<file path="flow/run.sh">
#!/bin/bash
# the make line also repeats each setting of config.mk as NAME=value (left out here)
make -C /OpenROAD-flow-scripts/flow DESIGN_CONFIG=/design/flow/config.mk WORK_HOME=/design/flow/orfs CLKGATE_MAP_FILE= finish
</file>
<file path="flow/config.mk">
export PLATFORM = sky130hd
export DESIGN_NAME = ARM
export DESIGN_NICKNAME = ARM
export VERILOG_FILES = /design/flow/design.v
export SDC_FILE = /design/flow/constraint.sdc
export NUM_CORES = 4
export LEC_CHECK = 0
export CAP_MARGIN = 15
export CELL_PAD_IN_SITES_DETAIL_PLACEMENT = 2
export CORE_MARGIN = 4
export CORE_UTILIZATION = 29
export CTS_CLUSTER_SIZE = 13
export GPL_ROUTABILITY_DRIVEN = 0
export MAX_ROUTING_LAYER = met4
export PLACE_DENSITY_LB_ADDON = 0.08
export SLEW_MARGIN = 10
export TNS_END_PERCENT = 20
</file>
<file path="flow/constraint.sdc">
create_clock -name core_clock -period 7.31 [get_ports {clk}]
set_input_delay 1.4620 -clock core_clock [delete_from_list [all_inputs] [get_ports {clk}]]
set_output_delay 1.4620 -clock core_clock [all_outputs]
set_load 0.01 [all_outputs]
</file>
<file path="flow/design.v">
module ALU(input [31:0] a,b,input [3:0] EXE_CMD,input c,v, output reg [31:0] result, output [3:0] SR);
  reg C,V;
  wire N,Z;
  always@(*)begin
    result=32'b0;
    C=c;
    V=v;
    if(EXE_CMD==4'b0001)
      result=b;
    else if(EXE_CMD==4'b1001)
      result=~b;
    else if(EXE_CMD==4'b0010) begin
      {C,result}=a+b;
      V=(a[31]==b[31])&(a[31]!=result[31]);
    end
    else if(EXE_CMD==4'b0011) begin
      {C,result}=a+b+{31'b0,c};
      V=(a[31]==b[31])&(a[31]!=result[31]);
    end
    else if(EXE_CMD==4'b0100) begin
      {C,result}=a-b;
      V=(a[31]!=b[31])&(a[31]!=result[31]);
    end
    else if(EXE_CMD==4'b0101) begin
      {C,result}=a-b-{31'b0,~c};
      V=(a[31]!=b[31])&(a[31]!=result[31]);
    end
    else if(EXE_CMD==4'b0110)
      result=a&b;
    else if(EXE_CMD==4'b0111)
      result=a|b;
    else if(EXE_CMD==4'b1000)
      result=a^b;
  end
  assign N=result[31];
  assign Z=(result==32'b0);
  assign SR={N,Z,C,V};
endmodule
module ARM(input clk,rst,
           output [31:0] imem_addr,
           input [31:0] imem_rdata,
           output [31:0] dmem_addr,dmem_wdata,
           output dmem_we,
           input [31:0] dmem_rdata);
  wire [3:0] Dest_wb,SR,new_status,src1,src2;
  wire [3:0] ID_Stage_EXE_CMD,ID_Stage_Dest;
  wire [3:0] EXE_Stage_EXE_CMD,EXE_Stage_Dest;
  wire [3:0] MEM_Stage_EXE_CMD,MEM_Stage_Dest;
  wire [11:0] Shift_operand_IN,Shift_operand;
  wire [23:0] Signed_imm_24_IN,Signed_imm_24;
  wire [31:0] ID_Stage_pc,EXE_Stage_pc;
  wire [31:0] IF_Stage_instruction,ID_Stage_instruction_In;
  wire [31:0] Val_Rn_IN,Val_Rm_IN,Val_Rn,Val_Rm,MEM_Stage_Val_Rm;
  wire [31:0] EXE_Stage_ALU_result,MEM_Stage_ALU_result,WB_Stage_ALU_result;
  wire [31:0] BranchAddr;
  wire [31:0] Result_WB;
  wire [31:0] MEM_result,WB_Stage_MEM_result;
  wire [31:0] IF_Stage_pc;
  wire [3:0] SR_cond;
  wire Hazard_Detected,Branch_taken,writeBackEn;
  wire ID_Stage_WB_EN,ID_Stage_MEM_R_EN,ID_Stage_MEM_W_EN,ID_Stage_B,ID_Stage_S;
  wire imm_IN,imm,Two_Src,Rn_is_valid;
  wire EXE_Stage_WB_EN,EXE_Stage_MEM_R_EN,EXE_Stage_MEM_W_EN,EXE_Stage_S;
  wire MEM_Stage_WB_EN,MEM_Stage_MEM_R_EN,MEM_Stage_MEM_W_EN;
  wire WB_Stage_MEM_R_EN;
  assign SR_cond=EXE_Stage_S ? new_status : SR;
  IF_Stage if_stage(.clk(clk),
        .rst(rst),
        .freeze(Hazard_Detected),
        .Branch_taken(Branch_taken),
        .BranchAddr(BranchAddr),
        .imem_rdata(imem_rdata),
        .imem_addr(imem_addr),
        .PC(IF_Stage_pc),
        .Instruction(IF_Stage_instruction));
  IF_Stage_Reg if_stage_reg(.clk(clk),
        .rst(rst),
        .freeze(Hazard_Detected),
        .flush(Branch_taken),
        .PC_in(IF_Stage_pc),
        .Instruction_in(IF_Stage_instruction),
        .PC(ID_Stage_pc),
        .Instruction(ID_Stage_instruction_In));
  ID_Stage id_stage(.clk(clk),
        .rst(rst),
        .Instruction(ID_Stage_instruction_In),
        .Result_WB(Result_WB),
        .writeBackEn(writeBackEn),
        .Dest_wb(Dest_wb),
        .hazard(Hazard_Detected),
        .SR(SR_cond),
        .WB_EN(ID_Stage_WB_EN),
        .MEM_R_EN(ID_Stage_MEM_R_EN),
        .MEM_W_EN(ID_Stage_MEM_W_EN),
        .B(ID_Stage_B),
        .S(ID_Stage_S),
        .EXE_CMD(ID_Stage_EXE_CMD),
        .Val_Rn(Val_Rn_IN),
        .Val_Rm(Val_Rm_IN),
        .imm(imm_IN),
        .Shift_operand(Shift_operand_IN),
        .Signed_imm_24(Signed_imm_24_IN),
        .Dest(ID_Stage_Dest),
        .src1(src1),
        .src2(src2),
        .Two_src(Two_Src),
        .Rn_is_valid(Rn_is_valid));
  ID_Stage_Reg id_stage_reg(.clk(clk),
        .rst(rst),
        .flush(Branch_taken),
        .WB_EN_IN(ID_Stage_WB_EN),
        .MEM_R_EN_IN(ID_Stage_MEM_R_EN),
        .MEM_W_EN_IN(ID_Stage_MEM_W_EN),
        .B_IN(ID_Stage_B),
        .S_IN(ID_Stage_S),
        .EXE_CMD_IN(ID_Stage_EXE_CMD),
        .PC_IN(ID_Stage_pc),
        .Val_Rn_IN(Val_Rn_IN),
        .Val_Rm_IN(Val_Rm_IN),
        .imm_IN(imm_IN),
        .Shift_operand_IN(Shift_operand_IN),
        .Signed_imm_24_IN(Signed_imm_24_IN),
        .Dest_IN(ID_Stage_Dest),
        .WB_EN(EXE_Stage_WB_EN),
        .MEM_R_EN(EXE_Stage_MEM_R_EN),
        .MEM_W_EN(EXE_Stage_MEM_W_EN),
        .B(Branch_taken),
        .S(EXE_Stage_S),
        .EXE_CMD(EXE_Stage_EXE_CMD),
        .PC(EXE_Stage_pc),
        .Val_Rn(Val_Rn),
        .Val_Rm(Val_Rm),
        .imm(imm),
        .Shift_operand(Shift_operand),
        .Signed_imm_24(Signed_imm_24),
        .Dest(EXE_Stage_Dest));
  EXE_Stage exe_stage(.clk(clk),
        .EXE_CMD(EXE_Stage_EXE_CMD),
        .MEM_R_EN(EXE_Stage_MEM_R_EN),
        .MEM_W_EN(EXE_Stage_MEM_W_EN),
        .PC(EXE_Stage_pc),
        .Val_Rn(Val_Rn),
        .Val_Rm(Val_Rm),
        .imm(imm),
        .Shift_operand(Shift_operand),
        .Signed_imm_24(Signed_imm_24),
        .SR(SR),
        .ALU_result(EXE_Stage_ALU_result),
        .Br_addr(BranchAddr),
        .status(new_status));
  EXE_Stage_Reg exe_stage_reg(.clk(clk),
        .rst(rst),
        .WB_en_in(EXE_Stage_WB_EN),
        .MEM_R_EN_in(EXE_Stage_MEM_R_EN),
        .MEM_W_EN_in(EXE_Stage_MEM_W_EN),
        .ALU_result_in(EXE_Stage_ALU_result),
        .ST_val_in(Val_Rm),
        .Dest_in(EXE_Stage_Dest),
        .WB_en(MEM_Stage_WB_EN),
        .MEM_R_EN(MEM_Stage_MEM_R_EN),
        .MEM_W_EN(MEM_Stage_MEM_W_EN),
        .ALU_result(MEM_Stage_ALU_result),
        .ST_val(MEM_Stage_Val_Rm),
        .Dest(MEM_Stage_Dest));
  assign dmem_addr=MEM_Stage_ALU_result;
  assign dmem_wdata=MEM_Stage_Val_Rm;
  assign dmem_we=MEM_Stage_MEM_W_EN;
  assign MEM_result=dmem_rdata;
  MEM_reg mem_reg(.clk(clk),
        .rst(rst),
        .WB_en_in(MEM_Stage_WB_EN),
        .MEM_R_en_in(MEM_Stage_MEM_R_EN),
        .ALU_result_in(MEM_Stage_ALU_result),
        .Mem_read_value_in(MEM_result),
        .Dest_in(MEM_Stage_Dest),
        .WB_en(writeBackEn),
        .MEM_R_en(WB_Stage_MEM_R_EN),
        .ALU_result(WB_Stage_ALU_result),
        .Mem_read_value(WB_Stage_MEM_result),
        .Dest(Dest_wb));
  WB_Stage wb_stage(.ALU_result(WB_Stage_ALU_result),
        .MEM_result(WB_Stage_MEM_result),
        .MEM_R_en(WB_Stage_MEM_R_EN),
        .out(Result_WB));
  HazardDetectionUnit hazard_detection_unit(.src1(src1),
        .src2(src2),
        .Two_Src(Two_Src),
        .Rn_is_valid(Rn_is_valid),
        .Exe_Dest(EXE_Stage_Dest),
        .Exe_WB_EN(EXE_Stage_WB_EN),
        .Mem_Dest(MEM_Stage_Dest),
        .Mem_WB_EN(MEM_Stage_WB_EN),
        .Hazard_Detected(Hazard_Detected));
  StatusRegister status_register(.clk(clk),
        .rst(rst),
        .change_status(EXE_Stage_S),
        .status_in(new_status),
        .status_out(SR));
endmodule
module Adder#(parameter n=32)(input [n-1:0] a,b, output [n-1:0] result);
  assign result = a+b;
endmodule
module ConditionCheck(input [3:0] condition,SR,
                      output reg condition_check_result);
  wire n,z,c,v;
  assign {n,z,c,v}=SR;
  always@(*)begin
    condition_check_result=1'b0;
    if(condition==4'd0)
      condition_check_result=z;
    else if(condition==4'd1)
      condition_check_result=!z;
    else if(condition==4'd2)
      condition_check_result=c;
    else if(condition==4'd3)
      condition_check_result=!c;
    else if(condition==4'd4)
      condition_check_result=n;
    else if(condition==4'd5)
      condition_check_result=!n;
    else if(condition==4'd6)
      condition_check_result=v;
    else if(condition==4'd7)
      condition_check_result=!v;
    else if(condition==4'd8)
      condition_check_result=c&!z;
    else if(condition==4'd9)
      condition_check_result=!c|z;
    else if(condition==4'd10)
      condition_check_result=(n==v);
    else if(condition==4'd11)
      condition_check_result=(n!=v);
    else if(condition==4'd12)
      condition_check_result=!z &(n==v);
    else if(condition==4'd13)
      condition_check_result=z|(n!=v);
    else if(condition==4'd14)
      condition_check_result=1'b1;
  end  
endmodule
module ControlUnit(input [1:0] mode,
                   input [3:0] opcode,
                   input s,
                   output reg [3:0] EXE_CMD,
                   output reg memory_read_en,memory_write_en,WB_Enable,B,S,Rn_is_valid);
  always@(*)begin
    EXE_CMD=4'b0000;
    memory_read_en=1'b0;
    memory_write_en=1'b0;
    WB_Enable=1'b0;
    B=1'b0;
    S=1'b0;
    Rn_is_valid=1'b0;
    if(mode==2'b00) begin
      if(opcode==4'b1101) begin  
        EXE_CMD=4'b0001;
        memory_read_en=1'b0;
        memory_write_en=1'b0;
        WB_Enable=1'b1;
        B=1'b0;
        S=s;
        Rn_is_valid=1'b0;
      end
      else if(opcode==4'b1111) begin
        EXE_CMD=4'b1001;
        memory_read_en=1'b0;
        memory_write_en=1'b0;
        WB_Enable=1'b1;
        B=1'b0;
        S=s;
        Rn_is_valid=1'b0;
      end
      else if(opcode==4'b0100) begin
        EXE_CMD=4'b0010;
        memory_read_en=1'b0;
        memory_write_en=1'b0;
        WB_Enable=1'b1;
        B=1'b0;
        S=s;
        Rn_is_valid=1'b1;
      end
      else if(opcode==4'b0101) begin
        EXE_CMD=4'b0011;
        memory_read_en=1'b0;
        memory_write_en=1'b0;
        WB_Enable=1'b1;
        B=1'b0;
        S=s;
        Rn_is_valid=1'b1;
      end
      else if(opcode==4'b0010) begin
        EXE_CMD=4'b0100;
        memory_read_en=1'b0;
        memory_write_en=1'b0;
        WB_Enable=1'b1;
        B=1'b0;
        S=s;
        Rn_is_valid=1'b1;
      end
      else if(opcode==4'b0110) begin
        EXE_CMD=4'b0101;
        memory_read_en=1'b0;
        memory_write_en=1'b0;
        WB_Enable=1'b1;
        B=1'b0;
        S=s;
        Rn_is_valid=1'b1;
      end
      else if(opcode==4'b0000) begin
        EXE_CMD=4'b0110;
        memory_read_en=1'b0;
        memory_write_en=1'b0;
        WB_Enable=1'b1;
        B=1'b0;
        S=s;
        Rn_is_valid=1'b1;
      end
      else if(opcode==4'b1100) begin
        EXE_CMD=4'b0111;
        memory_read_en=1'b0;
        memory_write_en=1'b0;
        WB_Enable=1'b1;
        B=1'b0;
        S=s;
        Rn_is_valid=1'b1;
      end
      else if(opcode==4'b0001) begin
        EXE_CMD=4'b1000;
        memory_read_en=1'b0;
        memory_write_en=1'b0;
        WB_Enable=1'b1;
        B=1'b0;
        S=s;
        Rn_is_valid=1'b1;
      end
      else if(opcode==4'b1010) begin
        EXE_CMD=4'b0100;
        memory_read_en=1'b0;
        memory_write_en=1'b0;
        WB_Enable=1'b0;
        B=1'b0;
        S=1'b1;
        Rn_is_valid=1'b1;
      end
      else if(opcode==4'b1000) begin
        EXE_CMD=4'b0110;
        memory_read_en=1'b0;
        memory_write_en=1'b0;
        WB_Enable=1'b0;
        B=1'b0;
        S=1'b1;
        Rn_is_valid=1'b1;
      end
    end
    else if(mode==2'b01 && opcode==4'b0100) begin
      if(s==1'b1) begin
        EXE_CMD=4'b0010;
        memory_read_en=1'b1;
        memory_write_en=1'b0;
        WB_Enable=1'b1;
        B=1'b0;
        S=1'b0;
        Rn_is_valid=1'b1;
      end
      else if(s==1'b0) begin
        EXE_CMD=4'b0010;
        memory_read_en=1'b0;
        memory_write_en=1'b1;
        WB_Enable=1'b0;
        B=1'b0;
        S=1'b0;
        Rn_is_valid=1'b1;
      end
    end
    else if(mode==2'b10) begin
      memory_read_en=1'b0;
      memory_write_en=1'b0;
      WB_Enable=1'b0;
      B=1'b1;
      S=1'b0;
      Rn_is_valid=1'b0;
    end
  end
endmodule
module EXE_Stage(input clk,
                input [3:0] EXE_CMD,
                input MEM_R_EN,MEM_W_EN,
                input [31:0] PC,Val_Rn,Val_Rm,
                input imm,
                input [11:0] Shift_operand,
                input [23:0] Signed_imm_24,
                input [3:0] SR,
                output [31:0] ALU_result,Br_addr,
                output [3:0] status);
  wire [31:0] alu_b;
  wire [31:0] branch_immediate;
  assign branch_immediate={{8{Signed_imm_24[23]}},Signed_imm_24}<<2;
  wire memory_type_instruction;
  or _or(memory_type_instruction,MEM_R_EN,MEM_W_EN);
  ALU alu(.a(Val_Rn),
        .b(alu_b),
        .EXE_CMD(EXE_CMD),
        .c(SR[1]),
        .v(SR[0]),
        .result(ALU_result),
        .SR(status));
  Shifter shifter(.Val_Rm(Val_Rm),
        .Shift_operand(Shift_operand),
        .imm(imm),
        .memory_type_instruction(memory_type_instruction),
        .alu_b(alu_b));
  Adder #(32) adder(.a(PC),
        .b(branch_immediate),
        .result(Br_addr));
endmodule
module EXE_Stage_Reg(
                input clk,rst,WB_en_in,MEM_R_EN_in,MEM_W_EN_in,
                input [31:0] ALU_result_in,ST_val_in,
                input [3:0] Dest_in,
                output reg WB_en,MEM_R_EN,MEM_W_EN,
                output reg [31:0] ALU_result,ST_val,
                output reg [3:0] Dest);
  always@(posedge clk,posedge rst)begin
    if(rst) begin
      WB_en<=1'b0;
      MEM_R_EN<=1'b0;
      MEM_W_EN<=1'b0;
      ALU_result<=32'd0;
      ST_val<=32'd0;
      Dest<=4'd0;
    end
    else begin
    WB_en<=WB_en_in;
    MEM_R_EN<=MEM_R_EN_in;
    MEM_W_EN<=MEM_W_EN_in;
    ALU_result<=ALU_result_in;
    ST_val<=ST_val_in;
    Dest<=Dest_in; 
    end
  end
endmodule
module HazardDetectionUnit(input [3:0] src1,src2,
                            input Two_Src,Rn_is_valid,
                            input [3:0] Exe_Dest,
                            input Exe_WB_EN,
                            input [3:0] Mem_Dest,
                            input Mem_WB_EN,
                            output Hazard_Detected);
  reg execution_stage_hazard,memory_stage_hazard;
  always@(*) begin
    execution_stage_hazard=1'b0;
    memory_stage_hazard=1'b0;
    if(Exe_WB_EN) begin
      if((src1==Exe_Dest && Rn_is_valid) || (src2==Exe_Dest && Two_Src))
        execution_stage_hazard=1'b1;
    end
    if(Mem_WB_EN) begin
      if((src1==Mem_Dest && Rn_is_valid) || (src2==Mem_Dest && Two_Src))
        memory_stage_hazard=1'b1;
    end
  end
  or _or(Hazard_Detected,execution_stage_hazard,memory_stage_hazard);
endmodule
module ID_Stage(input clk,rst,
                input [31:0] Instruction,Result_WB,
                input writeBackEn,
                input [3:0] Dest_wb,
                input hazard,
                input [3:0] SR,
                output WB_EN,MEM_R_EN,MEM_W_EN,B,S,
                output [3:0] EXE_CMD,
                output [31:0] Val_Rn,Val_Rm,
                output imm,
                output [11:0] Shift_operand,
                output [23:0] Signed_imm_24,
                output [3:0] Dest,src1,src2,
                output Two_src,Rn_is_valid);
    wire [3:0] pre_EXE_CMD;
    wire s,pre_MEM_R_EN,pre_MEM_W_EN,pre_WB_EN,pre_B,pre_S;
    wire condition_check_result,imm_not,control_signal_selector;
    assign Dest=Instruction[15:12];
    assign s=Instruction[20];
    assign imm=Instruction[25];
    assign Shift_operand=Instruction[11:0];
    assign Signed_imm_24=Instruction[23:0];
    assign src1=Instruction[19:16];
    RegisterFile register_file(.clk(clk),
          .rst(rst),
          .src1(src1),
          .src2(src2),
          .Dest_wb(Dest_wb),
          .Result_WB(Result_WB),
          .writeBackEn(writeBackEn),
          .reg1(Val_Rn),
          .reg2(Val_Rm));
    ControlUnit control_unit(.mode(Instruction[27:26]),
          .opcode(Instruction[24:21]),
          .s(s),
          .EXE_CMD(pre_EXE_CMD),
          .memory_read_en(pre_MEM_R_EN),
          .memory_write_en(pre_MEM_W_EN),
          .WB_Enable(pre_WB_EN),
          .B(pre_B),
          .S(pre_S),
          .Rn_is_valid(Rn_is_valid));
    ConditionCheck condition_check(.condition(Instruction[31:28]),
          .SR(SR),
          .condition_check_result(condition_check_result));
    not _not(imm_not,imm);
    or _or(Two_src,imm_not,pre_MEM_W_EN); 
    and _and(control_signal_selector,condition_check_result,!hazard);
    Mux#(4) _mux1(.a(Instruction[3:0]),
          .b(Dest),
          .selector(pre_MEM_W_EN),
          .result(src2));
    Mux#(9) _mux2(.a(9'b000000000),
          .b({pre_EXE_CMD,pre_MEM_R_EN,pre_MEM_W_EN,pre_WB_EN,pre_B,pre_S}),
          .selector(control_signal_selector),
          .result({EXE_CMD,MEM_R_EN,MEM_W_EN,WB_EN,B,S}));
endmodule
module ID_Stage_Reg(input clk,rst,flush,
                input WB_EN_IN,MEM_R_EN_IN,MEM_W_EN_IN,
                input B_IN,S_IN,
                input [3:0] EXE_CMD_IN,
                input [31:0] PC_IN,
                input [31:0] Val_Rn_IN,Val_Rm_IN,
                input imm_IN,
                input [11:0] Shift_operand_IN,
                input [23:0] Signed_imm_24_IN,
                input [3:0] Dest_IN,
                output reg WB_EN,MEM_R_EN,MEM_W_EN,B,S,
                output reg [3:0] EXE_CMD,
                output reg [31:0] PC,
                output reg [31:0] Val_Rn,Val_Rm,
                output reg imm,
                output reg [11:0] Shift_operand,
                output reg [23:0] Signed_imm_24,
                output reg [3:0] Dest);
  always@(posedge clk,posedge rst)begin
    if(rst)begin
      WB_EN<=1'b0;
      MEM_R_EN<=1'b0;
      MEM_W_EN<=1'b0;
      B<=1'b0;
      S<=1'b0;
      EXE_CMD<=4'd0;
      PC<=32'd0;
      Val_Rn<=32'd0;
      Val_Rm<=32'd0;
      imm<=1'b0;
      Shift_operand<=12'd0;
      Signed_imm_24<=24'd0;
      Dest<=4'd0;
    end
    else if(flush)begin
      WB_EN<=1'b0;
      MEM_R_EN<=1'b0;
      MEM_W_EN<=1'b0;
      B<=1'b0;
      S<=1'b0;
      EXE_CMD<=4'd0;
      PC<=32'd0;
      Val_Rn<=32'd0;
      Val_Rm<=32'd0;
      imm<=1'b0;
      Shift_operand<=12'd0;
      Signed_imm_24<=24'd0;
      Dest<=4'd0;
    end
    else begin
      WB_EN<=WB_EN_IN;
      MEM_R_EN<=MEM_R_EN_IN;
      MEM_W_EN<=MEM_W_EN_IN;
      B<=B_IN;
      S<=S_IN;
      EXE_CMD<=EXE_CMD_IN;
      PC<=PC_IN;
      Val_Rn<=Val_Rn_IN;
      Val_Rm<=Val_Rm_IN;
      imm<=imm_IN;
      Shift_operand<=Shift_operand_IN;
      Signed_imm_24<=Signed_imm_24_IN;
      Dest<=Dest_IN;
    end
  end
endmodule
module IF_Stage(input clk,rst,freeze,Branch_taken,
                input [31:0] BranchAddr,
                input [31:0] imem_rdata,
                output [31:0] imem_addr,
                output [31:0] PC,Instruction);
  wire [31:0] buffered_pc;
  assign imem_addr=buffered_pc;
  assign Instruction=imem_rdata;
  PC_Handler pc_handler(.clk(clk),
        .rst(rst),
        .freeze(freeze),
        .Branch_taken(Branch_taken),
        .BranchAddr(BranchAddr),
        .buffered_pc(buffered_pc));
  Adder #(32) adder(.a(buffered_pc),
        .b(32'd4),
        .result(PC));
endmodule
module IF_Stage_Reg(input clk,rst,freeze,flush,
                input [31:0] PC_in,Instruction_in,
                output reg [31:0] PC,Instruction);
  always@(posedge clk,posedge rst)begin
    if(rst) begin
      PC<=32'd0;
      Instruction<=32'd0;
    end
    else if(flush) begin
      PC<=32'd0;
      Instruction<=32'd0;
    end
    else begin
      if(freeze) begin
        PC<=PC;
        Instruction<=Instruction;
      end
      else begin
        PC<=PC_in;
        Instruction<=Instruction_in;
      end
    end
  end
endmodule
module MEM_reg(input clk,rst,WB_en_in,MEM_R_en_in,
               input [31:0] ALU_result_in, Mem_read_value_in,
               input [3:0] Dest_in,
               output reg WB_en,MEM_R_en,
               output reg [31:0] ALU_result,Mem_read_value,
               output reg [3:0] Dest);
  always@(posedge clk,posedge rst)begin
    if(rst) begin
      WB_en<=1'b0;
      MEM_R_en<=1'b0;
      Dest<=4'd0;
      ALU_result<=32'd0;
      Mem_read_value<=32'd0;
    end
    else begin
    WB_en<=WB_en_in;
    MEM_R_en<=MEM_R_en_in;
    Dest<=Dest_in;
    ALU_result<=ALU_result_in;
    Mem_read_value<=Mem_read_value_in;
    end
  end
endmodule
module Mux#(parameter n=9)(input [n-1:0] a,b,input selector,output [n-1:0]result);
  assign result = selector?b:a;
endmodule
module PC_Handler(input clk,rst,freeze,Branch_taken,
                  input [31:0] BranchAddr,
                  output [31:0] buffered_pc);
  reg [31:0] pc;
  always@(posedge clk,posedge rst)begin
    if(rst) begin
      pc<=32'b0;
    end
    else if(Branch_taken)
      pc<=BranchAddr;
    else begin
      if(freeze)
        pc<=pc;
      else
        pc<=pc+32'd4;
    end
  end
  assign buffered_pc=pc;
endmodule
module RegisterFile(input clk,rst,
                    input [3:0] src1,src2,Dest_wb,
                    input [31:0] Result_WB,
                    input writeBackEn,
                    output [31:0] reg1,reg2);
  reg [31:0] registers[0:14];
  integer i;
  always@(posedge clk,posedge rst)begin
    if(rst) begin
      for(i=0;i<15;i=i+1)
        registers[i]<=i;
    end
    else if(writeBackEn && Dest_wb!=4'd15)
      registers[Dest_wb]<=Result_WB;
  end
  assign reg1=(src1==4'd15) ? 32'd0 :
              (writeBackEn && Dest_wb==src1) ? Result_WB : registers[src1];
  assign reg2=(src2==4'd15) ? 32'd0 :
              (writeBackEn && Dest_wb==src2) ? Result_WB : registers[src2];
endmodule
module Shifter(input [31:0] Val_Rm,
               input [11:0] Shift_operand,
               input imm,memory_type_instruction,
               output reg [31:0] alu_b);
  reg [4:0] rotate_imm;
  reg [39:0] immed,first_pre_value;
  reg [63:0] second_pre_value;
  always@(*)begin
    alu_b=Val_Rm;
    rotate_imm=5'b0;
    first_pre_value=40'b0;
    second_pre_value=64'b0;
    if(memory_type_instruction)
      alu_b={{20{Shift_operand[11]}},Shift_operand};
    else if(imm) begin
      rotate_imm={Shift_operand[11:8],1'b0};
      first_pre_value = {Shift_operand[7:0],24'b000000000000000000000000,Shift_operand[7:0]}>>rotate_imm;
      alu_b=first_pre_value[31:0];
    end
    else if(Shift_operand[4]==0) begin
      if(Shift_operand[6:5]==2'b00)
        alu_b=Val_Rm<<Shift_operand[11:7];
      if(Shift_operand[6:5]==2'b01)
        alu_b=Val_Rm>>Shift_operand[11:7];
      if(Shift_operand[6:5]==2'b10)
        alu_b=$signed(Val_Rm)>>>Shift_operand[11:7];
      if(Shift_operand[6:5]==2'b11) begin
        second_pre_value={Val_Rm,Val_Rm}>>Shift_operand[11:7];
        alu_b=second_pre_value[31:0];
      end
    end
  end 
endmodule
module StatusRegister(input clk,rst,change_status,
                      input [3:0] status_in,
                      output reg [3:0] status_out);
  always@(posedge clk,posedge rst)begin
    if(rst)
	    status_out<=4'b0000;
    else if(change_status)
      status_out<=status_in;
  end
endmodule
module WB_Stage(input [31:0] ALU_result,MEM_result,
                input MEM_R_en,
                output [31:0] out);
  Mux #(32) _mux(.a(ALU_result),
        .b(MEM_result),
        .selector(MEM_R_en),
        .result(out));
endmodule
</file>
==> results of run 1 <==
[layout make-up]
type,count,share of cell area (%)
Multi-Input combinational cell,4692,44.50
Clock buffer,156,4.122
Antenna cell,20,0.06986
Tap cell,2464,4.304
Timing Repair Buffer,1363,15.87
Inverter,140,0.7423
Sequential cell,851,29.81
Clock inverter,28,0.5799
[per-layer routing]
metal  up-vias  share of wire, %  wire (um)
li1      24710                 -          -
met1     30550                41     130200
met2      2746                45     142900
met3       970               7.3      23120
met4         0               6.8      21460
met5         -                 0          0
[stage by stage]
stage	hold slack [ns]	utilization (%)
detailed placement	0.3355	36.00
CTS	0.3486	38.16
global route	0.3810	38.92
global placement	0.3333	36.00
finish	0.3649	38.92
floorplan	0.3312	-
[what timing repair did]
action,4_1_cts,5_1_grt
pin swaps,34,68
hold buffers,0,0
gates cloned,1,4
setup endpoints to repair,11,12
gates resized,91,212
setup buffers,16,31
==> flow_metrics.env, run 1 <==
# flow metrics
export IMPL_p_leak_nw=30.23
export IMPL_ys_warn_count=13
export IMPL_grt_most_used_layer="met2"
export IMPL_area_leaders="dfrtp_1 (38%), a21oi_1 (6.0%), nor2_1 (4.8%)"
export IMPL_wl_per_cell_um=32.70
export IMPL_cpMostUsedCell="buf_4"
export IMPL_grt_overflow_total=0
export IMPL_grt_total_usage_pct=32.68
export IMPL_num_fill_cells=20260
export IMPL_r2r_end="id_stage_reg.EXE_CMD[2]$_DFF_PP0_"
export IMPL_die_y_um=439.2
export IMPL_cp_end_kind="register"
export IMPL_ys_seq_share_pct=39.57
export IMPL_fin_area_mm2=0.07164
export IMPL_initial_core_util_pct=29.29
export IMPL_cts_tree="done"
export IMPL_grt_pass1_vias=62260
export IMPL_finalClockPeriodUsage_pct=111.1
export IMPL_max_stage_delay_ns=0.61
export IMPL_reg2reg_depth=33
export IMPL_hold_violations=0
export IMPL_die_area_mm2=0.1929
export IMPL_syn_inst=6191
export IMPL_critPathRequiredTime_ns=7.92
export IMPL_path_buffers=9
export IMPL_ant_nets=0
export IMPL_cp_arrival_ns=8.72
export IMPL_power_mw=44.24
export IMPL_use_met1_pct=41.24
export IMPL_status="finished with violations"
export IMPL_most_common_cell="dfrtp_1"
export IMPL_cp_max_fo=8
export IMPL_grt_max_degree=163
export IMPL_warnings=98
export IMPL_avgSynthCellArea_um2=8.708
export IMPL_holdPathStages=0
export IMPL_check_faults="negative setup slack"
export IMPL_cts_root_buf="clkbuf_16"
export IMPL_pwr_share_clk_pct=11.8
export IMPL_place_area_mm2=0.06627
export IMPL_clock_latency_ns=0.76
export IMPL_power_density_mw_per_mm2=617.6
export IMPL_antenna_found_initial=27
export IMPL_viasPerCell=6.071
export IMPL_rsz0062_at_grt="true"
export IMPL_ys_types=121
export IMPL_synthTopCellsByCount="dfrtp_1 (823), nor2_1 (685), a21oi_1 (642)"
export IMPL_crit_end="id_stage_reg.EXE_CMD[2]$_DFF_PP0_"
export IMPL_startpoint_type="register"
export IMPL_intPower_mw=22.13
export IMPL_compound_area_share_pct=25.19
export IMPL_synth_top_cell_by_area="dfrtp_1"
export IMPL_power_frac_comb_pct=69.8
export IMPL_switching_power_mw=22.11
export IMPL_cp_top_family="simple AND/OR/NAND/NOR gates"
export IMPL_post_place_ws_ns=-1.149
export IMPL_crit_path_top_delay_cell="or4_4"
export IMPL_syn_cell_area_mm2=0.05391
export IMPL_ys_ff=851
export IMPL_seq_area_mm2=0.02136
export IMPL_cts_sinks=851
export IMPL_die_x_um=439.2
export IMPL_drc=0
export IMPL_first_pass_iters=6
export IMPL_synth_stat_cells=6191
export IMPL_p_seq_share_pct=18.4
export IMPL_place_inst=9459
export IMPL_fp_nets=6390
export IMPL_hold_end="mem_reg.MEM_R_en$_DFF_PP0_"
export IMPL_core_mm2=0.1841
export IMPL_gr_usage_met2_pct=50.41
export IMPL_gr_usage_met3_pct=4.853
export IMPL_finalSetupViolCount=10
export IMPL_grt_pass1_wl_mm=451.7
export IMPL_max_cap_violations=0
export IMPL_fa_ha_area_share_pct=3.147
export IMPL_cts_inserted_buffers=100
export IMPL_worst_slack_ns=-0.8089
export IMPL_ff2ff_setup_slack_ns=-0.81
export IMPL_async_flop_share_pct=100.0
export IMPL_cp_depth=33
export IMPL_io_pins=163
export IMPL_first_iter_violations=6586
export IMPL_clkTransAtPathRegs_ns=0.06
export IMPL_critPathKind="register to register"
export IMPL_top_power_group="combinational cells"
export IMPL_pg_seq_mw=8.14
export IMPL_logic_area_mm2=0.03188
export IMPL_synthTopLogicFamily="AND-OR/OR-AND gates"
export IMPL_hold_class="register to register"
export IMPL_postRouteWirelength_mm=317.7
export IMPL_drv_slew=0
export IMPL_tightest_slew_ns=1.203
export IMPL_reg2reg_from="id_stage_reg.Shift_operand[7]$_DFF_PP0_"
export IMPL_final_cells=9714
export IMPL_ys_area_mm2=0.05391
export IMPL_portBuffers=162
export IMPL_dp_hpwl_mm=224.6
export IMPL_period_needed_ns=8.119
export IMPL_max_clock_path_buffers=3
export IMPL_power_switching_share_pct=49.98
export IMPL_synthFlopType="dfrtp_1"
export IMPL_tns_ns=-7.016
export IMPL_skew_ns=0.04927
export IMPL_top_cell_area_share_pct=38.20
export IMPL_mux_share_pct=6.918
export IMPL_rows=157
export IMPL_h_tree_depth=3
export IMPL_clock_net_power_mw=5.23
export IMPL_finalNetCount=7347
export IMPL_area_delta_synth_final_pct=32.88
export IMPL_max_slew_margin_rel_pct=19.58
export IMPL_edf_count=0
export IMPL_ys_sh_xor_pct=3.047
export IMPL_ys_sh_simple_pct=17.46
export IMPL_hold_start="exe_stage_reg.MEM_R_EN$_DFF_PP0_"
export IMPL_timing_fmax_ghz=0.1232
export IMPL_critPathLaunch="id_stage_reg.Shift_operand[7]$_DFF_PP0_"
export IMPL_pg_comb_mw=30.9
export IMPL_vias=58980
export IMPL_ir_worst_vdd_mv=0.4927
==> inputs of run 2 (changes only) <==
- CAP_MARGIN: 15 -> 20
- CELL_PAD_IN_SITES_DETAIL_PLACEMENT: 2 -> default
- CORE_MARGIN: 4 -> 2
- CORE_UTILIZATION: 29 -> 40
- CTS_CLUSTER_SIZE: 13 -> default
- GPL_ROUTABILITY_DRIVEN: 0 -> default
- MAX_ROUTING_LAYER: met4 -> default
- PLACE_DENSITY: default -> 0.6
- PLACE_DENSITY_LB_ADDON: 0.08 -> default
- SETUP_SLACK_MARGIN: default -> -0.63
- SLEW_MARGIN: 10 -> 20
- TNS_END_PERCENT: 20 -> default
- clock period: 7.31 -> 10.7 ns (I/O delays scaled with it)
==> run 2 against run 1 <==
The run now finishes clean. Core utilization grew 7.0 points. Final cell count down 17%. Sequential power decreased by about 30%. Register-to-register slack gained 1.2 ns. Critical path type unchanged. Routed wire length is 18% lower. First-iteration DRC count up 28%. Setup slack improved by 1.2 ns. Clock skew fell by 0.018 ns. Synthesized cell count did not move. Die size down 29%. Sequential share of layout area increased by 5.0 points.
==> flow_metrics.env, run 2 <==
# flow metrics
export IMPL_timing_fmax_ghz=0.09717
export IMPL_first_iter_violations=8458
export IMPL_skew_ns=0.03151
export IMPL_r2r_end="id_stage_reg.EXE_CMD[3]$_DFF_PP0_"
export IMPL_warnings=99
export IMPL_max_stage_delay_ns=1.05
export IMPL_synthTopLogicFamily="AND-OR/OR-AND gates"
export IMPL_clock_latency_ns=0.73
export IMPL_initial_core_util_pct=40.35
export IMPL_fp_nets=6390
export IMPL_mux_share_pct=6.918
export IMPL_ys_sh_xor_pct=3.047
export IMPL_pg_comb_mw=14.5
export IMPL_power_density_mw_per_mm2=386.4
export IMPL_postCtsSetupBuffers=0
export IMPL_rsz0062_at_grt="false"
export IMPL_drv_slew=0
export IMPL_drc=0
export IMPL_viasPerCell=6.743
export IMPL_cts_inserted_buffers=96
export IMPL_reg2reg_depth=26
export IMPL_top_cell_area_share_pct=38.20
export IMPL_most_common_cell="dfrtp_1"
export IMPL_fa_ha_area_share_pct=3.147
export IMPL_h_tree_depth=3
export IMPL_ys_area_mm2=0.05391
export IMPL_max_slew_margin_rel_pct=20.84
export IMPL_ys_warn_count=13
export IMPL_clock_net_power_mw=3.49
export IMPL_finalClockPeriodUsage_pct=96.18
export IMPL_cp_end_kind="register"
export IMPL_ys_ff=851
export IMPL_cp_depth=26
export IMPL_critPathKind="register to register"
export IMPL_rows=134
export IMPL_async_flop_share_pct=100.0
export IMPL_tightest_slew_ns=1.183
export IMPL_top_power_group="combinational cells"
export IMPL_startpoint_type="register"
export IMPL_portBuffers=162
export IMPL_cts_tree="done"
export IMPL_use_met1_pct=50.10
export IMPL_die_area_mm2=0.1377
export IMPL_die_y_um=371.1
export IMPL_holdPathStages=0
export IMPL_dp_hpwl_mm=171.9
export IMPL_avgSynthCellArea_um2=8.708
export IMPL_antenna_found_initial=19
export IMPL_synthFlopType="dfrtp_1"
export IMPL_postRouteWirelength_mm=261.2
export IMPL_critPathRequiredTime_ns=11.31
export IMPL_hold_violations=0
export IMPL_grt_overflow_total=0
export IMPL_finalSetupViolCount=0
export IMPL_edf_count=0
export IMPL_first_pass_iters=10
export IMPL_clkTransAtPathRegs_ns=0.06
export IMPL_pwr_share_clk_pct=14.7
export IMPL_switching_power_mw=12.54
export IMPL_num_fill_cells=12910
export IMPL_gr_usage_met3_pct=10.05
export IMPL_cp_arrival_ns=10.90
export IMPL_hold_start="exe_stage_reg.MEM_R_EN$_DFF_PP0_"
export IMPL_cts_resized=0
export IMPL_crit_path_top_delay_cell="dfrtp_4"
export IMPL_hold_buffers=0
export IMPL_synth_stat_cells=6191
export IMPL_area_delta_synth_final_pct=13.71
export IMPL_p_seq_share_pct=24.2
export IMPL_cts_root_buf="clkbuf_16"
export IMPL_finalNetCount=6362
export IMPL_grt_pass1_wl_mm=371.8
export IMPL_gr_usage_met2_pct=53.23
export IMPL_syn_cell_area_mm2=0.05391
export IMPL_grt_max_degree=170
export IMPL_hold_class="register to register"
export IMPL_core_mm2=0.1336
export IMPL_grt_most_used_layer="met2"
export IMPL_hold_end="mem_reg.MEM_R_en$_DFF_PP0_"
export IMPL_crit_end="id_stage_reg.EXE_CMD[3]$_DFF_PP0_"
export IMPL_p_leak_nw=24.93
export IMPL_area_leaders="dfrtp_1 (38%), a21oi_1 (6.0%), nor2_1 (4.8%)"
export IMPL_power_frac_comb_pct=61.1
export IMPL_place_inst=7831
export IMPL_syn_inst=6191
export IMPL_ir_worst_vdd_mv=0.1828
export IMPL_grt_total_usage_pct=37.04
export IMPL_grt_pass1_vias=51040
export IMPL_gp_congestion=1.094
export IMPL_fin_area_mm2=0.06131
export IMPL_holdWs_ns=0.3542
export IMPL_status="timing/DRC/antenna clean"
export IMPL_power_switching_share_pct=52.94
export IMPL_cp_max_fo=66
export IMPL_period_needed_ns=10.29
export IMPL_die_x_um=371.1
export IMPL_wl_per_cell_um=32.58
export IMPL_ant_nets=0
export IMPL_io_pins=163
export IMPL_intPower_mw=11.15
export IMPL_vias=54070
export IMPL_ff2ff_setup_slack_ns=0.41
export IMPL_final_cells=8018
export IMPL_pg_seq_mw=5.73
export IMPL_synthTopCellsByCount="dfrtp_1 (823), nor2_1 (685), a21oi_1 (642)"
export IMPL_cts_sinks=851
export IMPL_synth_top_cell_by_area="dfrtp_1"
export IMPL_cp_top_family="AND-OR/OR-AND gates"
export IMPL_critPathLaunch="id_stage_reg.Shift_operand[7]$_DFF_PP0_"
export IMPL_place_area_mm2=0.05794
export IMPL_max_clock_path_buffers=3
export IMPL_ys_sh_simple_pct=17.46
export IMPL_ys_types=121
export IMPL_max_cap_violations=0
export IMPL_path_buffers=1
export IMPL_reg2reg_from="id_stage_reg.Shift_operand[7]$_DFF_PP0_"
export IMPL_compound_area_share_pct=25.19
export IMPL_ys_seq_share_pct=39.57
## run 2: per-layer routing
metal  share of wire [%]  up-vias
li1                    -    22780
met1                  39    26190
met2                  41     4131
met3                  13      956
met4                 6.9       13
met5               0.048        -
## run 2: layout make-up
class | instances | area [um2] | share of cell area [%]
antenna | 6 | 15.01 | 0.02449
sequential | 851 | 21350 | 34.83
clock buffer | 132 | 2759 | 4.500
timing repair buffer | 382 | 3377 | 5.509
inverter | 140 | 529.3 | 0.8633
clock inverter | 47 | 561.8 | 0.9164
tap | 1768 | 2212 | 3.608
multi-input combinational | 4692 | 30500 | 49.75
## run 2: stage by stage
stage               utilization, %  power (mW)  setup TNS (ns)  worst slack (ns)
finish                       45.88       23.69               0            0.4089
global placement             43.35       19.53               0            0.9374
floorplan                        -       14.15        -2560.54            -3.111
global route                 45.87       24.67               0            0.1369
detailed placement           43.36       19.53               0            0.9197
CTS                          45.84       23.09               0            0.9047
==> inputs of run 3 (changes only) <==
- ABC_AREA: default -> 1
- CAP_MARGIN: 20 -> 15
- CELL_PAD_IN_SITES_DETAIL_PLACEMENT: default -> 2
- CORE_ASPECT_RATIO: default -> 1.98
- CORE_UTILIZATION: 40 -> 53
- CTS_CLUSTER_DIAMETER: default -> 141
- CTS_CLUSTER_SIZE: default -> 13
- GPL_ROUTABILITY_DRIVEN: default -> 1
- GPL_TIMING_DRIVEN: default -> 0
- HOLD_SLACK_MARGIN: default -> 0.09
- MAX_ROUTING_LAYER: default -> met4
- PLACE_DENSITY: 0.6 -> default
- PLACE_DENSITY_LB_ADDON: default -> 0.15
- SETUP_SLACK_MARGIN: -0.63 -> default
- SLEW_MARGIN: 20 -> 10
- TNS_END_PERCENT: default -> 10
- clock period: 10.7 -> 12.8 ns (I/O delays scaled with it)
==> run 3 against run 2 <==
The flow now stops in detailed placement (3_5_place_dp). Synthesized cell count rose by 24%. Die size fell by 23%. Synthesized area rose by 1.9%.
==> flow_metrics.env, run 3 <==
# flow metrics
export IMPL_die_y_um=457.1
export IMPL_initial_core_util_pct=53.35
export IMPL_ys_warn_count=13
export IMPL_fp_nets=7886
export IMPL_synth_top_cell_by_area="dfrtp_1"
export IMPL_synth_stat_cells=7687
export IMPL_edf_count=0
export IMPL_async_flop_share_pct=100.0
export IMPL_avgSynthCellArea_um2=7.150
export IMPL_error="[ERROR DPL-0033] detailed placement checks failed during check placement."
export IMPL_synthFlopType="dfrtp_1"
export IMPL_die_x_um=232.9
export IMPL_syn_cell_area_mm2=0.05496
export IMPL_io_pins=163
export IMPL_ys_types=71
export IMPL_die_area_mm2=0.1064
export IMPL_synthTopCellsByCount="nand2_1 (1898), inv_1 (1003), dfrtp_1 (823)"
export IMPL_stop_stage="detailed placement (3_5_place_dp)"
export IMPL_portBuffers=162
export IMPL_syn_inst=7687
export IMPL_status="did not finish"
export IMPL_rows=166
export IMPL_ys_ff=851
export IMPL_synthTopLogicFamily="simple AND/OR/NAND/NOR gates"
export IMPL_most_common_cell="nand2_1"
export IMPL_fa_ha_area_share_pct=3.069
export IMPL_area_leaders="dfrtp_1 (37%), nand2_1 (13%), o21ai_0 (7.4%)"
export IMPL_ys_sh_simple_pct=24.78
export IMPL_gp_congestion=1.370
export IMPL_top_cell_area_share_pct=37.47
export IMPL_compound_area_share_pct=19.06
export IMPL_core_mm2=0.1030
export IMPL_mux_share_pct=3.089
export IMPL_ys_area_mm2=0.05496
export IMPL_ys_sh_xor_pct=0.9402
export IMPL_ys_seq_share_pct=38.81
==> run 3: through the flow <==
| stage | hold slack [ns] | setup TNS, ns | std cells | worst slack, ns | area, um2 |
|---|---|---|---|---|---|
| 2_1_floorplan | 0.3312 | -1177.90 | 7687 | -1.431 | 54960 |
| 3_3_place_gp | 0.3339 | -5202.22 | 9193 | -6.368 | 58270 |
==> inputs of run 4 (changes only) <==
- CAP_MARGIN: 15 -> 40
- CELL_PAD_IN_SITES_DETAIL_PLACEMENT: 2 -> default
- CORE_ASPECT_RATIO: 1.98 -> 0.5
- CORE_UTILIZATION: 53 -> 72
- CTS_CLUSTER_DIAMETER: 141 -> 395
- CTS_CLUSTER_SIZE: 13 -> 98
- GPL_ROUTABILITY_DRIVEN: 1 -> default
- GPL_TIMING_DRIVEN: 0 -> default
- HOLD_SLACK_MARGIN: 0.09 -> 0.3
- MAX_ROUTING_LAYER: met4 -> default
- PLACE_DENSITY: default -> 0.39
- PLACE_DENSITY_LB_ADDON: 0.15 -> default
- SLEW_MARGIN: 10 -> 20
- TNS_END_PERCENT: 10 -> 60
- clock period: 12.8 -> 5.63 ns (I/O delays scaled with it)
==> run 4 against run 3 <==
The flow stops in global routing (5_1_grt). Synthesized cell count stayed put. Synthesized area stayed put. Die size is 26% lower.
==> flow_metrics.env, run 4 <==
# flow metrics
export IMPL_status="did not finish"
export IMPL_stop_stage="global routing (5_1_grt)"
export IMPL_error="[ERROR GRT-0232] Routing congestion too high. Check the congestion heatmap in the GUI."
export IMPL_ys_seq_share_pct=38.81
export IMPL_die_x_um=394.7
export IMPL_grt_overflow_total=185
export IMPL_dp_hpwl_mm=189.8
export IMPL_grt_total_usage_pct=77.25
export IMPL_gp_congestion=1.386
export IMPL_synthTopCellsByCount="nand2_1 (1898), inv_1 (1003), dfrtp_1 (823)"
export IMPL_area_leaders="dfrtp_1 (37%), nand2_1 (13%), o21ai_0 (7.4%)"
export IMPL_ys_warn_count=13
export IMPL_synth_top_cell_by_area="dfrtp_1"
export IMPL_avgSynthCellArea_um2=7.150
export IMPL_cts_sinks=851
export IMPL_portBuffers=162
export IMPL_place_inst=9432
export IMPL_max_clock_path_buffers=3
export IMPL_edf_count=0
export IMPL_io_pins=163
export IMPL_cts_root_buf="clkbuf_16"
export IMPL_ys_ff=851
export IMPL_cts_inserted_buffers=12
export IMPL_initial_core_util_pct=72.96
export IMPL_die_area_mm2=0.07869
export IMPL_async_flop_share_pct=100.0
export IMPL_synthTopLogicFamily="simple AND/OR/NAND/NOR gates"
export IMPL_core_mm2=0.07533
export IMPL_synthFlopType="dfrtp_1"
export IMPL_most_common_cell="nand2_1"
export IMPL_top_cell_area_share_pct=37.47
export IMPL_die_y_um=199.4
export IMPL_compound_area_share_pct=19.06
export IMPL_fa_ha_area_share_pct=3.069
export IMPL_h_tree_depth=1
export IMPL_syn_cell_area_mm2=0.05496
export IMPL_ys_area_mm2=0.05496
export IMPL_place_area_mm2=0.06408
export IMPL_ys_sh_simple_pct=24.78
export IMPL_mux_share_pct=3.089
export IMPL_ys_sh_xor_pct=0.9402
export IMPL_post_place_ws_ns=-1.998
export IMPL_synth_stat_cells=7687
export IMPL_fp_nets=7886
export IMPL_ys_types=71
export IMPL_syn_inst=7687
export IMPL_rows=71
run 4: metrics by stage:
step / hold WS [ns] / utilization (%)
2_1_floorplan: 0.3312 / -
3_3_place_gp: 0.3336 / 84.84
3_5_place_dp: 0.3458 / 85.06
4_1_cts: 0.4203 / 87.75
run 4: timing repair:
| item | 4_1_cts |
|---|---|
| setup buffers | 42 |
| pin swaps | 90 |
| endpoints found under the setup margin | 41 |
| cloned | 5 |
| hold buffers | 0 |
| resized | 360 |
run 4: metal layers:
metal | track usage, % | GRT overflow
met2 | 91.16 | 103
met4 | 66.07 | 58
met5 | 44.33 | 3
met1 | 80.89 | 14
met3 | 65.14 | 7
==> inputs of run 5 (changes only) <==
- SETUP_SLACK_MARGIN: default -> 0.23
==> run 5 against run 4 <==
The flow again stops in global routing (5_1_grt). Synthesized cell count unchanged. Die size stayed put. Synthesized area stayed put.
==> flow_metrics.env, run 5 <==
# flow metrics
export IMPL_ys_sh_simple_pct=24.78
export IMPL_edf_count=0
export IMPL_rows=71
export IMPL_stop_stage="global routing (5_1_grt)"
export IMPL_fa_ha_area_share_pct=3.069
export IMPL_gp_congestion=1.386
export IMPL_top_cell_area_share_pct=37.47
export IMPL_ys_types=71
export IMPL_error="[ERROR GRT-0232] Routing congestion too high. Check the congestion heatmap in the GUI."
export IMPL_fp_nets=7886
export IMPL_max_clock_path_buffers=3
export IMPL_die_area_mm2=0.07869
export IMPL_compound_area_share_pct=19.06
export IMPL_syn_inst=7687
export IMPL_ys_seq_share_pct=38.81
export IMPL_synthTopCellsByCount="nand2_1 (1898), inv_1 (1003), dfrtp_1 (823)"
export IMPL_ys_warn_count=13
export IMPL_area_leaders="dfrtp_1 (37%), nand2_1 (13%), o21ai_0 (7.4%)"
export IMPL_grt_overflow_total=506
export IMPL_cts_sinks=851
export IMPL_ys_ff=851
export IMPL_async_flop_share_pct=100.0
export IMPL_place_area_mm2=0.06408
export IMPL_dp_hpwl_mm=189.8
export IMPL_grt_total_usage_pct=84.97
export IMPL_cts_root_buf="clkbuf_16"
export IMPL_initial_core_util_pct=72.96
export IMPL_status="did not finish"
export IMPL_die_y_um=199.4
export IMPL_synth_top_cell_by_area="dfrtp_1"
export IMPL_core_mm2=0.07533
export IMPL_synthTopLogicFamily="simple AND/OR/NAND/NOR gates"
export IMPL_die_x_um=394.7
export IMPL_avgSynthCellArea_um2=7.150
export IMPL_synth_stat_cells=7687
export IMPL_io_pins=163
export IMPL_syn_cell_area_mm2=0.05496
export IMPL_ys_area_mm2=0.05496
export IMPL_cts_inserted_buffers=12
export IMPL_h_tree_depth=1
export IMPL_ys_sh_xor_pct=0.9402
export IMPL_mux_share_pct=3.089
export IMPL_synthFlopType="dfrtp_1"
export IMPL_most_common_cell="nand2_1"
export IMPL_place_inst=9432
export IMPL_hold_buffers=0
export IMPL_post_place_ws_ns=-1.998
export IMPL_portBuffers=162
## run 5: metal layers
layer | GRT overflow | GRT usage [%]
met4 | 148 | 75.13
met2 | 215 | 95.65
met5 | 6 | 64.47
met3 | 65 | 76.75
met1 | 72 | 87.10
## run 5: through the flow
step	utilization [%]	power, mW
floorplan	-	25.00
CTS	88.03	47.22
global placement	84.84	40.92
detailed placement	85.06	42.03
## run 5: repair_timing
| item | CTS |
|---|---|
| hold endpoints to repair | 0 |
| pin swaps | 100 |
| gates resized | 406 |
| cloned | 5 |
| buffers inserted | 48 |
| setup endpoints to repair | 43 |
==> inputs of run 6 (changes only) <==
- ABC_AREA: 1 -> default
- CAP_MARGIN: 40 -> 15
- CORE_ASPECT_RATIO: 0.5 -> default
- CORE_MARGIN: 2 -> 5
- CORE_UTILIZATION: 72 -> 67
- CTS_CLUSTER_DIAMETER: 395 -> 315
- CTS_CLUSTER_SIZE: 98 -> 13
- GPL_ROUTABILITY_DRIVEN: default -> 1
- HOLD_SLACK_MARGIN: 0.3 -> default
- PLACE_DENSITY: 0.39 -> default
- SETUP_SLACK_MARGIN: 0.23 -> 1.55
- SLEW_MARGIN: 20 -> 10
- TNS_END_PERCENT: 60 -> 5
- clock period: 5.63 -> 5.95 ns (I/O delays scaled with it)
==> run 6 against run 5 <==
The flow again stops in global routing (5_1_grt). Synthesized area down 1.9%. Synthesized cell count down 19%. Die size up 9.6%.
==> flow_metrics.env, run 6 <==
# flow metrics
export IMPL_rows=104
export IMPL_synth_top_cell_by_area="dfrtp_1"
export IMPL_die_x_um=293.7
export IMPL_ys_sh_xor_pct=3.047
export IMPL_place_inst=8034
export IMPL_core_mm2=0.08016
export IMPL_ys_types=121
export IMPL_synthFlopType="dfrtp_1"
export IMPL_portBuffers=162
export IMPL_syn_inst=6191
export IMPL_area_leaders="dfrtp_1 (38%), a21oi_1 (6.0%), nor2_1 (4.8%)"
export IMPL_grt_total_usage_pct=79.56
export IMPL_die_area_mm2=0.08624
export IMPL_max_clock_path_buffers=3
export IMPL_fp_nets=6390
export IMPL_syn_cell_area_mm2=0.05391
export IMPL_h_tree_depth=3
export IMPL_ys_seq_share_pct=39.57
export IMPL_status="did not finish"
export IMPL_stop_stage="global routing (5_1_grt)"
export IMPL_cts_sinks=851
export IMPL_cts_root_buf="clkbuf_16"
export IMPL_mux_share_pct=6.918
export IMPL_cts_inserted_buffers=75
export IMPL_most_common_cell="dfrtp_1"
export IMPL_gp_congestion=1.184
export IMPL_error="[ERROR GRT-0232] Routing congestion too high. Check the congestion heatmap in the GUI."
export IMPL_fa_ha_area_share_pct=3.147
export IMPL_dp_hpwl_mm=176.4
export IMPL_ys_ff=851
export IMPL_io_pins=163
export IMPL_die_y_um=293.7
export IMPL_avgSynthCellArea_um2=8.708
export IMPL_synthTopLogicFamily="AND-OR/OR-AND gates"
export IMPL_ys_area_mm2=0.05391
export IMPL_post_place_ws_ns=-2.608
export IMPL_ys_sh_simple_pct=17.46
export IMPL_ys_warn_count=13
export IMPL_edf_count=0
export IMPL_async_flop_share_pct=100.0
export IMPL_initial_core_util_pct=67.26
export IMPL_top_cell_area_share_pct=38.20
export IMPL_synthTopCellsByCount="dfrtp_1 (823), nor2_1 (685), a21oi_1 (642)"
export IMPL_grt_overflow_total=361
export IMPL_compound_area_share_pct=25.19
export IMPL_synth_stat_cells=6191
==> run 6: through the flow <==
step / TNS (ns) / area [um2] / utilization, %
global placement: -42.95 / 64020 / 79.87
CTS: -28.80 / 67310 / 83.97
detailed placement: -47.09 / 64030 / 79.88
floorplan: -5805.47 / 53920 / -
==> run 6: repair_timing <==
item,in CTS
pin swaps,79
resized,184
buffers inserted,30
setup endpoints to repair,152
hold endpoints to repair,0
hold buffers,0
==> run 6: per-layer routing <==
layer | GRT overflow | track usage [%]
met2 | 146 | 91.86
met5 | 8 | 37.97
met3 | 38 | 68.12
met1 | 19 | 82.07
met4 | 150 | 75.00
==> inputs of run 7 (changes only) <==
- ABC_AREA: default -> 1
- CAP_MARGIN: 15 -> 20
- CORE_MARGIN: 5 -> 2
- CORE_UTILIZATION: 67 -> 72
- CTS_CLUSTER_DIAMETER: 315 -> 395
- CTS_CLUSTER_SIZE: 13 -> 98
- GPL_ROUTABILITY_DRIVEN: 1 -> default
- PLACE_DENSITY: default -> 0.39
- SETUP_SLACK_MARGIN: 1.55 -> default
- SLEW_MARGIN: 10 -> 20
- TNS_END_PERCENT: 5 -> default
- clock period: 5.95 -> 5.91 ns (I/O delays scaled with it)
==> run 7 against run 6 <==
The run again fails in global routing (5_1_grt). Synthesized area rose by 1.9%. Synthesized cell count rose by 24%. Die size fell by 8.9%.
==> flow_metrics.env, run 7 <==
# flow metrics
export IMPL_status="did not finish"
export IMPL_stop_stage="global routing (5_1_grt)"
export IMPL_error="[ERROR GRT-0116] Global routing finished with congestion. Check the congestion regions in the DRC Viewer."
export IMPL_die_x_um=280.3
export IMPL_synth_stat_cells=7687
export IMPL_cts_inserted_buffers=12
export IMPL_async_flop_share_pct=100.0
export IMPL_syn_cell_area_mm2=0.05496
export IMPL_grt_total_usage_pct=75.36
export IMPL_synthTopLogicFamily="simple AND/OR/NAND/NOR gates"
export IMPL_syn_inst=7687
export IMPL_dp_hpwl_mm=173.5
export IMPL_ys_seq_share_pct=38.81
export IMPL_max_clock_path_buffers=3
export IMPL_ys_ff=851
export IMPL_die_y_um=280.3
export IMPL_fp_nets=7886
export IMPL_post_place_ws_ns=-1.207
export IMPL_gp_congestion=1.294
export IMPL_ys_warn_count=13
export IMPL_ys_sh_xor_pct=0.9402
export IMPL_area_leaders="dfrtp_1 (37%), nand2_1 (13%), o21ai_0 (7.4%)"
export IMPL_place_inst=9296
export IMPL_ys_area_mm2=0.05496
export IMPL_fa_ha_area_share_pct=3.069
export IMPL_io_pins=163
export IMPL_synthFlopType="dfrtp_1"
export IMPL_edf_count=0
export IMPL_grt_overflow_total=14
export IMPL_ys_sh_simple_pct=24.78
export IMPL_core_mm2=0.07570
export IMPL_initial_core_util_pct=72.60
export IMPL_avgSynthCellArea_um2=7.150
export IMPL_h_tree_depth=1
export IMPL_mux_share_pct=3.089
export IMPL_hold_buffers=0
export IMPL_most_common_cell="nand2_1"
export IMPL_compound_area_share_pct=19.06
export IMPL_ys_types=71
export IMPL_synth_top_cell_by_area="dfrtp_1"
export IMPL_top_cell_area_share_pct=37.47
export IMPL_synthTopCellsByCount="nand2_1 (1898), inv_1 (1003), dfrtp_1 (823)"
export IMPL_cts_root_buf="clkbuf_16"
export IMPL_cts_sinks=851
export IMPL_portBuffers=162
export IMPL_rows=101
export IMPL_die_area_mm2=0.07856
[run 7: per-layer routing]
metal	overflow	GRT usage [%]
met2	3	88.54
met3	4	63.68
met5	0	47.28
met1	0	77.27
met4	7	67.63
[run 7: stage by stage]
stage,total power [mW],hold WS [ns],instance area (um2)
2_1_floorplan,23.81,0.3312,54960
3_3_place_gp,37.35,0.3330,63210
3_5_place_dp,38.11,0.3413,63210
4_1_cts,44.16,0.3987,66480
[run 7: timing repair]
action / CTS
cloned: 5
setup buffers: 71
endpoints found under the setup margin: 12
pin swaps: 175
gates resized: 661
==> inputs of run 8 (changes only) <==
- CAP_MARGIN: 20 -> 15
- CELL_PAD_IN_SITES_DETAIL_PLACEMENT: default -> 2
- CORE_UTILIZATION: 72 -> 23
- CTS_CLUSTER_DIAMETER: 395 -> 141
- CTS_CLUSTER_SIZE: 98 -> 13
- GPL_ROUTABILITY_DRIVEN: default -> 1
- GPL_TIMING_DRIVEN: default -> 0
- HOLD_SLACK_MARGIN: default -> 0.09
- MAX_ROUTING_LAYER: default -> met4
- PLACE_DENSITY: 0.39 -> default
- PLACE_DENSITY_LB_ADDON: default -> 0.15
- SLEW_MARGIN: 20 -> 10
- TNS_END_PERCENT: default -> 10
- clock period: 5.91 -> 14.9 ns (I/O delays scaled with it)
==> run 8 against run 7 <==
The run now finishes clean. Die size increased to 3.1 times the previous value. Synthesized cell count unchanged. Synthesized area unchanged.
==> flow_metrics.env, run 8 <==
# flow metrics
export IMPL_fa_ha_area_share_pct=3.069
export IMPL_tightest_slew_ns=1.446
export IMPL_finalSetupViolCount=0
export IMPL_ant_nets=0
export IMPL_ys_seq_share_pct=38.81
export IMPL_crit_path_top_delay_cell="clkbuf_1"
export IMPL_finalClockPeriodUsage_pct=71.24
export IMPL_hold_end="mem_reg.MEM_R_en$_DFF_PP0_"
export IMPL_top_power_group="combinational cells"
export IMPL_top_cell_area_share_pct=37.47
export IMPL_ys_warn_count=13
export IMPL_wl_per_cell_um=35.39
export IMPL_path_buffers=7
export IMPL_ir_worst_vdd_mv=0.09893
export IMPL_viasPerCell=5.522
export IMPL_grt_overflow_total=0
export IMPL_avgSynthCellArea_um2=7.150
export IMPL_grt_pass1_vias=64190
export IMPL_die_x_um=492.8
export IMPL_h_tree_depth=3
export IMPL_fp_nets=7886
export IMPL_r2r_end="id_stage_reg.S$_DFF_PP0_"
export IMPL_compound_area_share_pct=19.06
export IMPL_hold_class="register to register"
export IMPL_power_density_mw_per_mm2=271.0
export IMPL_ys_sh_xor_pct=0.9402
export IMPL_max_clock_path_buffers=3
export IMPL_critPathKind="register to register"
export IMPL_finalNetCount=8201
export IMPL_hold_violations=0
export IMPL_reg2reg_from="id_stage_reg.Shift_operand[9]$_DFF_PP0_"
export IMPL_seq_area_mm2=0.02133
export IMPL_edf_count=0
export IMPL_clock_net_power_mw=2.03
export IMPL_die_area_mm2=0.2429
export IMPL_num_fill_cells=28150
export IMPL_die_y_um=492.8
export IMPL_synthTopLogicFamily="simple AND/OR/NAND/NOR gates"
export IMPL_cp_top_family="simple AND/OR/NAND/NOR gates"
export IMPL_portBuffers=162
export IMPL_cp_depth=44
export IMPL_synth_top_cell_by_area="dfrtp_1"
export IMPL_crit_end="id_stage_reg.S$_DFF_PP0_"
export IMPL_most_common_cell="nand2_1"
export IMPL_period_needed_ns=10.61
export IMPL_cts_root_buf="clkbuf_16"
export IMPL_async_flop_share_pct=100.0
export IMPL_postCtsSetupBuffers=0
export IMPL_switching_power_mw=10.84
export IMPL_intPower_mw=6.541
export IMPL_max_slew_margin_rel_pct=3.629
export IMPL_ys_ff=851
export IMPL_place_inst=11090
export IMPL_max_stage_delay_ns=0.86
export IMPL_drv_slew=0
export IMPL_warnings=89
export IMPL_synthTopCellsByCount="nand2_1 (1898), inv_1 (1003), dfrtp_1 (823)"
export IMPL_drc=0
export IMPL_place_area_mm2=0.06180
export IMPL_core_mm2=0.2379
export IMPL_logic_area_mm2=0.02811
export IMPL_final_util_pct=26.97
export IMPL_hold_buffers=0
export IMPL_pg_seq_mw=3.48
export IMPL_initial_core_util_pct=23.11
export IMPL_skew_ns=0.05359
export IMPL_hold_start="exe_stage_reg.MEM_R_EN$_DFF_PP0_"
export IMPL_pg_comb_mw=11.9
export IMPL_holdPathStages=0
export IMPL_power_switching_share_pct=62.38
export IMPL_gp_congestion=1.038
export IMPL_ff2ff_setup_slack_ns=4.29
export IMPL_first_pass_iters=17
export IMPL_cp_arrival_ns=11.19
export IMPL_ys_types=71
export IMPL_cts_sinks=851
export IMPL_max_cap_violations=0
export IMPL_postRouteWirelength_mm=397.3
export IMPL_synthFlopType="dfrtp_1"
export IMPL_critPathLaunch="id_stage_reg.Shift_operand[9]$_DFF_PP0_"
export IMPL_first_iter_violations=6570
export IMPL_fin_area_mm2=0.06415
export IMPL_p_seq_share_pct=20.0
export IMPL_mux_share_pct=3.089
export IMPL_antenna_found_initial=32
export IMPL_area_delta_synth_final_pct=16.73
export IMPL_rsz0062_at_grt="false"
export IMPL_syn_inst=7687
export IMPL_ys_sh_simple_pct=24.78
export IMPL_clkTransAtPathRegs_ns=0.07
export IMPL_status="timing/DRC/antenna clean"
export IMPL_vias=61980
export IMPL_area_leaders="dfrtp_1 (37%), nand2_1 (13%), o21ai_0 (7.4%)"
export IMPL_timing_fmax_ghz=0.09421
export IMPL_critPathRequiredTime_ns=15.47
export IMPL_grt_pass1_wl_mm=540.8
export IMPL_startpoint_type="register"
export IMPL_io_pins=163
export IMPL_cts_resized=0
export IMPL_p_leak_nw=28.49
export IMPL_ys_area_mm2=0.05496
export IMPL_dp_hpwl_mm=313.8
export IMPL_cts_inserted_buffers=77
export IMPL_synth_stat_cells=7687
export IMPL_final_cells=11230
export IMPL_power_frac_comb_pct=68.3
export IMPL_syn_cell_area_mm2=0.05496
export IMPL_clock_latency_ns=0.74
export IMPL_cts_tree="done"
export IMPL_rows=179
export IMPL_grt_total_usage_pct=32.87
export IMPL_reg2reg_depth=44
export IMPL_grt_max_degree=37
export IMPL_cp_end_kind="register"
export IMPL_cp_max_fo=10
export IMPL_pwr_share_clk_pct=11.7
[run 8: metal layers]
metal / vias to the layer above / share of wire (%) / global-route usage [%]
li1: 26060 / - / -
met1: 32390 / 42 / 41.08
met5: - / 0 / -
met3: 831 / 6.9 / 5.939
met2: 2698 / 45 / 50.45
met4: 0 / 6.4 / 17.46
[run 8: layout make-up]
class | count | area share [%]
timing repair buffer | 236 | 4.310
clock buffer | 108 | 3.218
clock inverter | 10 | 0.2906
inverter | 1045 | 6.126
tap | 3167 | 6.177
multi-input combinational | 5377 | 43.82
antenna | 17 | 0.06631
sequential | 851 | 33.25
buffer | 414 | 2.746
[run 8: through the flow]
step | setup TNS [ns] | power (mW) | hold slack (ns) | worst slack, ns
after floorplan | 0 | 9.446 | 0.3312 | 0.2488
after global placement | -5283.69 | 14.70 | 0.3406 | -6.543
final | 0 | 17.38 | 0.3665 | 4.286
after global routing | 0 | 18.19 | 0.3787 | 4.215
after detailed placement | 0 | 14.99 | 0.3504 | 4.521
after CTS | 0 | 17.10 | 0.3719 | 4.402
No activity file was given, so power comes from the tool's default toggle rates.
